==> v31: inputs <==
// main
module main(clk, rst, mem_rdata, mem_addr, mem_wdata, mem_we);
export LEC_CHECK = 0
export ABC_AREA = 0
export CAP_MARGIN = 35
export CELL_PAD_IN_SITES_GLOBAL_PLACEMENT = 3
export CORE_ASPECT_RATIO = 0.84
export CORE_MARGIN = 2
export CORE_UTILIZATION = 38
export CTS_CLUSTER_DIAMETER = 51
export CTS_CLUSTER_SIZE = 52
export GPL_ROUTABILITY_DRIVEN = 0
export GPL_TIMING_DRIVEN = 0
export PLACE_DENSITY = 0.47
export SLEW_MARGIN = 20
create_clock -name core_clock -period 3.62 [get_ports {clk}]
run.sh (not shown) runs the stock make flow with config.mk's settings and CLKGATE_MAP_FILE=.
==> inputs of v1, as changes to v31 <==
- ABC_AREA: 0 -> 1
- CAP_MARGIN: 35 -> 20
- CELL_PAD_IN_SITES_GLOBAL_PLACEMENT: 3 -> not set
- CORE_ASPECT_RATIO: 0.84 -> not set
- CORE_UTILIZATION: 38 -> 66
- CTS_CLUSTER_DIAMETER: 51 -> not set
- CTS_CLUSTER_SIZE: 52 -> 99
- GPL_ROUTABILITY_DRIVEN: 0 -> not set
- GPL_TIMING_DRIVEN: 0 -> not set
- PLACE_DENSITY: 0.47 -> not set
==> flow/constraint.sdc (replaced) <==
create_clock -name core_clock -period 3.93 [get_ports {clk}]
set_input_delay 0.7860 -clock core_clock [delete_from_list [all_inputs] [get_ports {clk}]]
set_output_delay 0.7860 -clock core_clock [all_outputs]
set_load 0.01 [all_outputs]
==> comparison table <==
metric	v31	v1
Mean instance size in the synthesized netlist	7.88 um^2	6.23 um^2
Standard cell core area	24200 um^2	13800 um^2
Yosys aoi share	0.279	0.180
Area of the chip	26000 um^2	15000 um^2
DP HPWL	31000 um	25500 um
Netlist cell types	94	53
Area of the synthesized netlist per yosys stat	9400 um^2	9270 um^2
Starting Density	0.388	0.671
Cell area after placement	10300 um^2	11200 um^2
Pre-CTS setup slack	-2.61 ns	-0.682 ns
Die Width	176 um	123 um
FA/HA/MAJ Cells, Area Fraction	0.0530	0.0421
Number of buffers inserted to repair setup after CTS	51	68
Xor/xnor share	0.00559	0.00567
Fraction of synthesized cell area taken by the top area cell type	0.292	0.296
Cell total in the yosys stat output	1192	1488
Buffers added on ports	33	34
Simple-gate portion of the synthesized area	0.239	0.356
Outcome	complete, but fails checks	did not finish
Failing step	-	global routing (5_1_grt)
Violated checks	setup timing	-

==> run R <==
main again, from the RTL that the note above started with.
make LEC_CHECK=0 CAP_MARGIN=0 CELL_PAD_IN_SITES_GLOBAL_PLACEMENT=0 CORE_MARGIN=2 CORE_UTILIZATION=72 CTS_CLUSTER_DIAMETER=96 HOLD_SLACK_MARGIN=-0.09 MAX_ROUTING_LAYER=met5 SETUP_SLACK_MARGIN=-0.37 SLEW_MARGIN=20 TNS_END_PERCENT=85 finish   # period 5.29 ns
==> run C: changes against run R <==
- CAP_MARGIN: 0 -> 20
- CELL_PAD_IN_SITES_GLOBAL_PLACEMENT: 0 -> not set
- CORE_UTILIZATION: 72 -> 64
- CTS_CLUSTER_DIAMETER: 96 -> not set
- HOLD_SLACK_MARGIN: -0.09 -> not set
- MAX_ROUTING_LAYER: met5 -> not set
- SETUP_SLACK_MARGIN: -0.37 -> -0.27
- TNS_END_PERCENT: 85 -> not set
==> flow/constraint.sdc (replaced) <==
create_clock -name core_clock -period 3.76 [get_ports {clk}]
set_input_delay 0.7520 -clock core_clock [delete_from_list [all_inputs] [get_ports {clk}]]
set_output_delay 0.7520 -clock core_clock [all_outputs]
set_load 0.01 [all_outputs]
==> run H: changes against run R <==
- CAP_MARGIN: 0 -> 20
- CELL_PAD_IN_SITES_GLOBAL_PLACEMENT: 0 -> not set
- CTS_CLUSTER_DIAMETER: 96 -> not set
- CTS_CLUSTER_SIZE: not set -> 51
- HOLD_SLACK_MARGIN: -0.09 -> not set
- MAX_ROUTING_LAYER: met5 -> not set
- PLACE_DENSITY: not set -> 0.65
- SETUP_SLACK_MARGIN: -0.37 -> not set
- TNS_END_PERCENT: 85 -> 45
==> flow/constraint.sdc (replaced) <==
create_clock -name core_clock -period 3.78 [get_ports {clk}]
set_input_delay 0.7560 -clock core_clock [delete_from_list [all_inputs] [get_ports {clk}]]
set_output_delay 0.7560 -clock core_clock [all_outputs]
set_load 0.01 [all_outputs]
==> results <==
	run R	run C	run H
Row cnt	41	44	41
Prevailing post-synth register cell	dfxtp_1	dfxtp_1	dfxtp_1
RePlAce Congestion	1.13	1.07	1.15
Buffer count from post-CTS setup fixing	0	15	-
Die span in x	118 um	125 um	118 um
Maximum number of buffers from clock root to sink	2	2	-
Overall chip area	14,000 um^2	15,700 um^2	14,000 um^2
Core region area	12,700 um^2	14,400 um^2	12,700 um^2
Total number of H-tree levels	4	4	-
Cell count listed in synth_stat.txt	1,192	1,192	1,192
Floorplan-stage core utilization	74.2%	65.1%	74.2%
Root Driver	clkbuf_16	clkbuf_16	-
DPL Wire Length	24.2 mm	28.4 mm	28.6 mm
Cell count after placement	1,414	1,586	1,560
FFs w/ async S/R, synth	0%	0%	0%
Cell area reported after detailed placement	10,400 um^2	11,700 um^2	11,500 um^2
Status	finished with violations	did not finish	did not finish
Last stage reached	-	global routing (5_1_grt)	clock tree synthesis (4_1_cts)
Layout check failures	setup timing	-	-
Die Span Y	118 um	125 um	118 um
Post_cts resized	5	69	-
Cts bufs inserted	17	17	-
Number of sinks on the clock net	137	137	-
Number of buffers inserted by hold repair at cts	0	0	-
Pre-CTS setup slack	-0.0806 ns	-1.31 ns	-1.28 ns

==> pepper <==
main again, from the RTL that the note above started with.
clock: 5.5 ns
lec_check: 0
abc_area: 1
cap_margin: 20
core_margin: 2
core_utilization: 46
cts_cluster_diameter: 316
cts_cluster_size: 98
place_density: 0.38
slew_margin: 20
tns_end_percent: 10
==> juniper: changes against pepper <==
ABC_AREA = default   (was 1)
CORE_UTILIZATION = 72   (was 46)
CTS_CLUSTER_DIAMETER = default   (was 316)
CTS_CLUSTER_SIZE = 57   (was 98)
MAX_ROUTING_LAYER = met4   (was default)
PLACE_DENSITY = 0.65   (was 0.38)
SETUP_SLACK_MARGIN = 0.09   (was default)
TNS_END_PERCENT = default   (was 10)
==> flow/constraint.sdc (replaced) <==
create_clock -name core_clock -period 2.88 [get_ports {clk}]
set_input_delay 0.5760 -clock core_clock [delete_from_list [all_inputs] [get_ports {clk}]]
set_output_delay 0.5760 -clock core_clock [all_outputs]
set_load 0.01 [all_outputs]
==> comparison <==
pepper finished clean. juniper did not get past 4_1_cts (DPL-0038).
In pepper the area after synthesis is smaller than in juniper, by 1.3%.
Die size: pepper is larger than juniper (about 50%).
In juniper the synthesized cell count is smaller than in pepper, by 20%.
==> figures <==
	pepper	juniper
Status	finished clean	aborted with a tool error
Stage where the flow stopped	-	4_1_cts
Area share of fa/ha/maj cells after synthesis	4.21%	5.30%
Fraction of the mapped netlist area in simple logic gates	35.6%	23.9%
Sum of net half-perimeters after detailed placement	25.2 mm	31.6 mm
Row count	51	41
Avg Synthesized Cell Area	6.23 µm²	7.88 µm²
Mapped Area	9270 µm²	9400 µm²
Die outline area	21300 µm²	14000 µm²
Std-Cell Core Area	19700 µm²	12700 µm²
Compound-gate portion of the synthesized area	18.0%	27.9%
Distinct cells, synth	53	94
Placed Cells incl. Taps	1781	1597
Share of the synthesized area in the top cell type	29.6%	29.2%
Area reported by Yosys stat	9270 µm²	9400 µm²
Yosys cell count	1488	1192
Number of nets produced by synthesis	1536	1248
Area after detailed placement	10000 µm²	11900 µm²
Die x size	146 µm	118 µm
Final Wtd Congestion	1.00	1.27
Fraction of the core area occupied by cells at floorplan	47.2%	74.2%
